== JK ==
==> flow/design.v (excerpt) <==
module RISC_V(clk, rst, mem_addr, mem_wdata, mem_we, mem_rdata);
make LEC_CHECK=0 CAP_MARGIN=20 CORE_MARGIN=2 CORE_UTILIZATION=40 CTS_CLUSTER_DIAMETER=61 GPL_TIMING_DRIVEN=0 HOLD_SLACK_MARGIN=0.27 MAX_ROUTING_LAYER=met4 MIN_ROUTING_LAYER=met2 SETUP_SLACK_MARGIN=1.0 SLEW_MARGIN=20 TNS_END_PERCENT=25 finish   # period 8.0 ns
run.sh (not shown) runs the stock make flow with config.mk's settings and CLKGATE_MAP_FILE=.
Both conditions hold for JK: the flow ran to the end and the final layout passed the timing, DRC and antenna checks.
For MS, these inputs were changed with respect to JK:
# JK
export LEC_CHECK = 0
export CAP_MARGIN = 20
export CORE_MARGIN = 2
export CORE_UTILIZATION = 40
export CTS_CLUSTER_DIAMETER = 61
export GPL_TIMING_DRIVEN = 0
export HOLD_SLACK_MARGIN = 0.27
export MAX_ROUTING_LAYER = met4
export MIN_ROUTING_LAYER = met2
export SETUP_SLACK_MARGIN = 1.0
export SLEW_MARGIN = 20
export TNS_END_PERCENT = 25
create_clock -name core_clock -period 8.0 [get_ports {clk}]
# MS
export LEC_CHECK = 0
export CAP_MARGIN = 20
export CORE_MARGIN = 2
export CORE_UTILIZATION = 70
export CTS_CLUSTER_SIZE = 37
export HOLD_SLACK_MARGIN = -0.08
export SLEW_MARGIN = 20
create_clock -name core_clock -period 3.73 [get_ports {clk}]
[summary]
Stage in which a tool error killed MS: clock tree synthesis. [compare] base=JK new=MS: starting utilization of the core area climbed 31 points, estimated wirelength of the detail-placed design climbed 7000 µm, die area dropped about 40%, chip width dropped 24%. Comparing MS against JK, there is no change at all in area fraction in full adders, half adders and majority gates. Setup slack after placement was lower in the run labelled MS. MS vs JK on cell count after placement: MS is the higher one.

---

Starting RTL as in the previous note.
Settings: LEC_CHECK=0, ABC_AREA=1, CAP_MARGIN=20, CORE_MARGIN=2, CORE_UTILIZATION=72, CTS_CLUSTER_DIAMETER=227, CTS_CLUSTER_SIZE=43, HOLD_SLACK_MARGIN=0.29, PLACE_DENSITY_LB_ADDON=0.02, SETUP_SLACK_MARGIN=1.24, SLEW_MARGIN=20; clock period 4.2 ns.
The starting point never finished: it broke off in global routing (5_1_grt).
==> next run, changes <==
ABC_AREA = not set   (was 1)
CORE_UTILIZATION = 56   (was 72)
CTS_CLUSTER_DIAMETER = not set   (was 227)
CTS_CLUSTER_SIZE = not set   (was 43)
HOLD_SLACK_MARGIN = not set   (was 0.29)
PLACE_DENSITY_LB_ADDON = not set   (was 0.02)
SETUP_SLACK_MARGIN = not set   (was 1.24)
clock period = 4.36 ns   (was 4.2 ns; I/O delays follow)
With this change the flow completed and failed the layout checks on setup timing.
Die area increases by 25%.
Synthesized cell count decreases by 40%.
Area after synthesis decreases by 1.8%.
==> next run, changes <==
ABC_AREA = 1   (was not set)
CORE_UTILIZATION = 69   (was 56)
PLACE_DENSITY = 0.73   (was not set)
clock period = 6.8 ns   (was 4.36 ns; I/O delays follow)
Effect:
- The new run completed without violations
- setup slack is better by 1.7 ns
- wire length went down by 5.7%
- clock power decreases by 42%
- utilization went down by 2.3 points
- register-to-register slack gets better by 2.9 ns
- count of clock-buffer cells in the layout shrinks by 6
- via count came out higher by 15%
- power is lower by 39%
- final cell count rose by 15%
- area after synthesis increases by 1.9%
==> next run, changes <==
CORE_UTILIZATION = 71   (was 69)
CTS_CLUSTER_DIAMETER = 99   (was not set)
CTS_CLUSTER_SIZE = 31   (was not set)
PLACE_DENSITY = not set   (was 0.73)
PLACE_DENSITY_LB_ADDON = 0.11   (was not set)
clock period = 5.05 ns   (was 6.8 ns; I/O delays follow)
Effect:
- The changed run died in global routing (5_1_grt)
- die size decreases by 2.7%
- synthesized cell count does not change
- synthesized area is unchanged
==> next run, changes <==
ABC_AREA = not set   (was 1)
CORE_UTILIZATION = 40   (was 71)
CTS_CLUSTER_DIAMETER = not set   (was 99)
CTS_CLUSTER_SIZE = not set   (was 31)
PLACE_DENSITY_LB_ADDON = not set   (was 0.11)
clock period = 8.0 ns   (was 5.05 ns; I/O delays follow)
- The changed run completed with no timing, DRC or antenna violations
- die size is higher by 72%
- area after synthesis is lower by 1.8%
- synthesized cell count falls by 40%
==> next run, changes <==
CORE_UTILIZATION = 64   (was 40)
clock period = 4.36 ns   (was 8.0 ns; I/O delays follow)
This time the run failed in global routing (5_1_grt) (ODB-0269). Synthesized area does not change. Die area falls by well over a third. Synthesized cell count is unchanged.

---

RISC_V again, from the RTL that the note above started with.
Settings: LEC_CHECK=0, ABC_AREA=1, CAP_MARGIN=10, CELL_PAD_IN_SITES_DETAIL_PLACEMENT=1, CORE_ASPECT_RATIO=1.06, CORE_MARGIN=4, CORE_UTILIZATION=72, CTS_CLUSTER_DIAMETER=393, CTS_CLUSTER_SIZE=70, GPL_ROUTABILITY_DRIVEN=0, GPL_TIMING_DRIVEN=1, HOLD_SLACK_MARGIN=0.3, MAX_ROUTING_LAYER=met4, MIN_ROUTING_LAYER=met1, PLACE_DENSITY_LB_ADDON=0.3, SLEW_MARGIN=0, TNS_END_PERCENT=55; clock period 9.51 ns.
The baseline aborted during detailed placement (3_5_place_dp).
Change:
Settings changed: ABC_AREA 1 to unset, CAP_MARGIN 10 to 20, CELL_PAD_IN_SITES_DETAIL_PLACEMENT 1 to unset, CORE_ASPECT_RATIO 1.06 to unset, CORE_MARGIN 4 to 2, CORE_UTILIZATION 72 to 38, CTS_CLUSTER_DIAMETER 393 to unset, CTS_CLUSTER_SIZE 70 to unset, GPL_ROUTABILITY_DRIVEN 0 to unset, GPL_TIMING_DRIVEN 1 to unset, HOLD_SLACK_MARGIN 0.3 to unset, MAX_ROUTING_LAYER met4 to unset, MIN_ROUTING_LAYER met1 to unset, PLACE_DENSITY_LB_ADDON 0.3 to unset, SLEW_MARGIN 0 to 20, TNS_END_PERCENT 55 to unset.
Clock period 9.51 ns to 7.85 ns, I/O delays scaled along.
What happened:
- The changed run finished with timing, DRC and antenna clean
- synthesized area drops by 1.8%
- die size increases by 74%
- synthesized cell count shrinks by 40%
Change:
Settings changed: ABC_AREA set to 1, CORE_UTILIZATION 38 to 72, CTS_CLUSTER_DIAMETER set to 371, CTS_CLUSTER_SIZE set to 98, PLACE_DENSITY set to 0.43.
Clock period 7.85 ns to 4.48 ns, I/O delays scaled along.
With this change the flow aborted during global routing (5_1_grt) on GRT-0116; area after synthesis increases by 1.9%; die area falls by 45%; synthesized cell count grows by 68%.
Change:
Settings changed: ABC_AREA 1 to unset, CORE_UTILIZATION 72 to 40, CTS_CLUSTER_DIAMETER 371 to unset, CTS_CLUSTER_SIZE 98 to unset, PLACE_DENSITY 0.43 to unset.
Clock period 4.48 ns to 7.85 ns, I/O delays scaled along.
After rerunning:
- With this change the flow went through all stages and came out clean
- synthesized area shrinks by 1.8%
- die size rises by 74%
- synthesized cell count went down by 40%

---

## v14
RISC_V again, from the RTL that the note above started with.
make LEC_CHECK=0 ABC_AREA=1 CAP_MARGIN=20 CORE_MARGIN=2 CORE_UTILIZATION=68 CTS_CLUSTER_DIAMETER=390 CTS_CLUSTER_SIZE=98 PLACE_DENSITY=0.43 SLEW_MARGIN=20 finish   # period 4.48 ns
v14 failed in global routing (5_1_grt) with GRT-0232.
Input-level comparison between v19 and v14:
- CAP_MARGIN: 20 -> 0
- CTS_CLUSTER_DIAMETER: 390 -> 93
- CTS_CLUSTER_SIZE: 98 -> unset
- PLACE_DENSITY: 0.43 -> unset
- the clock period (ns, I/O delays scaled along): 4.48 -> 5.17
Findings:
v19 finished every stage; the final checks, however, were not passed, the failures being setup timing. Placement-stage worst setup slack (v19 over v14): increase, 0.38 ns. v14 → v19: quantity of gates resized following cts lower; synthesized chip area reported by yosys comparable. Placer's final routability congestion estimate | v19 below v14. Die area came out exactly the same in v14 and v19. Diff v14 -> v19: number of clock sinks roughly the same; count of buffers added by post-CTS timing repair for setup has decreased. As far as height of the chip goes, v19 and v14 are indistinguishable; the numbers are identical.
Edits applied to the flow inputs when going from v19 to v5:
- a change of CORE_UTILIZATION from 68 to 15
- a deleted ABC_AREA that had been 1
- a change of CAP_MARGIN from 0 to 20
- a deleted CTS_CLUSTER_DIAMETER that had been 93
- a change of the clock period (ns, I/O delays scaled along) from 5.17 to 11.0
- First-pass GRT wire length, v19 and v5: larger value in v19
- The flow did not stop early for v5: all stages ran, and the layout cleared the timing, DRC and antenna checks.
- Looking at buffer share of cell area, v5 sits 6.0 points lower than v19 does.
- Of the two values seen for dominant combinational cell family by area after synthesis, simple AND/OR/NAND/NOR gates was produced by v19 and multiplexers by v5.
- v19 has higher area of the multi-input gates than v5.
Here is what was changed in the inputs of v44 compared with v5.
- CORE_UTILIZATION: 15 -> 66
- SETUP_SLACK_MARGIN: unset -> -0.43
- the clock period (ns, I/O delays scaled along): 11.0 -> 5.76
Results
No crash in v44: every stage finished, but the layout fails its final checks due to setup timing. Die area on v44 is down relative to v5. Per the comparison of v44 with v5, wire length now larger; final worst slack -2.80 ns; global-route usage +31 points; combinational share of cell area picked up an extra 1.1 points; worst setup slack before clock tree synthesis fell 3.41 ns. Against v5, v44 comes in about 280% higher on count of plain and timing-repair buffers in the layout. Between v5 and v44, the clock transition time at the flip-flop clock pins of the worst setup and hold paths does not differ in any meaningful way. The lower sequential power share of v44 and v5 is in v44. Comparing v44 and v5, the lower routed wirelength normalized by instance count was measured on v5. Power is higher on v44.

---

Setup of wip/onyx:
Starting RTL as in the previous note.
make LEC_CHECK=0 CAP_MARGIN=20 CELL_PAD_IN_SITES_DETAIL_PLACEMENT=1 CELL_PAD_IN_SITES_GLOBAL_PLACEMENT=3 CORE_MARGIN=4 CORE_UTILIZATION=57 CTS_CLUSTER_DIAMETER=63 GPL_TIMING_DRIVEN=0 HOLD_SLACK_MARGIN=-0.01 MIN_ROUTING_LAYER=met2 SLEW_MARGIN=20 TNS_END_PERCENT=35 finish   # period 4.83 ns
wip/onyx terminated abnormally: 3_1_place_gp_skip_io reported GPL-0301.
Here is what was changed in the inputs of wip/garnet compared with wip/onyx.
Settings: PLACE_DENSITY: unset -> 0.35; TNS_END_PERCENT: 35 -> unset; CELL_PAD_IN_SITES_DETAIL_PLACEMENT: 1 -> unset; GPL_TIMING_DRIVEN: 0 -> unset; CTS_CLUSTER_DIAMETER: 63 -> unset; CTS_CLUSTER_SIZE: unset -> 37; CORE_UTILIZATION: 57 -> 72; HOLD_SLACK_MARGIN: -0.01 -> -0.08; CORE_MARGIN: 4 -> 2; MIN_ROUTING_LAYER: met2 -> unset; CELL_PAD_IN_SITES_GLOBAL_PLACEMENT: 3 -> unset; the clock period (ns, I/O delays scaled along): 4.83 -> 3.73.
### Flow results
Status: wip/garnet FAILED at 4_1_cts (tool error)
Row count came out lower on wip/garnet than on wip/onyx.
Changes observed in wip/garnet relative to wip/onyx: horizontal die dimension has decreased; post-synthesis adder-cell area fraction was more or less identical.
wip/onyx -> wip/garnet: number of instances in the synthesized netlist delta 0, exact match
wip/garnet does better than wip/onyx on placeable core area.
From wip/onyx to wip/garnet, share of flip-flops with an asynchronous set or reset did not move at all.
Post-synthesis chip area from yosys came out exactly the same in wip/onyx and wip/garnet.
wip/garnet has initial cell density of the core above what wip/onyx had.
In wip/garnet, the vertical extent of the die came out 13% below the value in wip/onyx.
Against wip/onyx, wip/garnet comes in about 24% lower on overall chip area.
Edits applied to the flow inputs when going from wip/garnet to wip/quartz:
Settings: ABC_AREA now 1, previously not set; CTS_CLUSTER_DIAMETER now 373, previously not set; HOLD_SLACK_MARGIN no longer set, was -0.08; CORE_ASPECT_RATIO now 1.45, previously not set; PLACE_DENSITY no longer set, was 0.35; SETUP_SLACK_MARGIN now 0.68, previously not set; CTS_CLUSTER_SIZE now 98, was 37; the clock period (ns, I/O delays scaled along) now 4.96, was 3.73.
## What came out
Status for wip/garnet and wip/quartz: no clean run. wip/garnet did not run to completion, as it errored out during 4_1_cts. Taking wip/garnet as the reference, in wip/quartz die size +1.9%, starting utilization of the core area -0.21 points, synthesized area +260 sq um, fraction of the mapped netlist area in simple logic gates +14 points, post-synthesis adder-cell area fraction ~0 delta. Lower number of distinct library cell variants in the gate-level netlist after synthesis was reported by wip/quartz, not wip/garnet. The summed standard-cell area reported by yosys number comes out lower for wip/garnet vs wip/quartz. Compared with wip/garnet, wip/quartz shows a synthesized area per cell that is 5.2 sq um lower.
--- input diff wip/quartz..wip/harbor ---
Settings: removing SETUP_SLACK_MARGIN (formerly 0.68); removing CORE_ASPECT_RATIO (formerly 1.45).
Findings:
wip/harbor vs wip/quartz: weighted congestion reported at the end of routability-driven placement down slightly. Cmp wip/quartz and wip/harbor / die width / higher: wip/harbor. Post-synth design cell area came out exactly the same in wip/quartz and wip/harbor. wip/quartz has a higher detailed-placement wirelength estimate than wip/harbor. Compared with wip/quartz, in wip/harbor cell row count lost 10; flip-flop and latch count after synthesis neither gained nor lost much; sequential fraction of the synthesis area neither gained nor lost much; count of instances resized after the clock tree is built lost 133; post-placement cell area neither gained nor lost much. Flow for wip/harbor halted at 5_1_grt, error code GRT-0232. Post-synthesis share of cell area spent on xor and xnor gates: wip/quartz vs wip/harbor identical. Core area in wip/harbor vs wip/quartz: up 0.86%.
## Diff of input files: wip/raven against wip/harbor
Settings: SETUP_SLACK_MARGIN newly set to 0.68; PLACE_DENSITY newly set to 0.36; CORE_ASPECT_RATIO newly set to 1.42.
## What came out
- Run status, wip/harbor: aborted in 5_1_grt, error GRT-0232
- wip/raven did not finish: a tool error stopped it during 5_1_grt.
- Diff wip/harbor -> wip/raven | number of placed cells counting well taps | decrease of 15
- wip/raven against wip/harbor: number of port buffers level, height of the chip grew by 19%, routability congestion estimate from global placement down about 0.9%, quantity of gates resized following cts moved up, instance count of the mapped netlist held.
- Row number of rows in the core area: wip/raven higher / wip/harbor lower
- For die outline area, wip/raven and wip/harbor come out practically identical.
- Re horizontal extent of the die: wip/harbor was higher than wip/raven.
- Core region area: wip/raven > wip/harbor
No activity file was given, so power comes from the tool's default toggle rates.
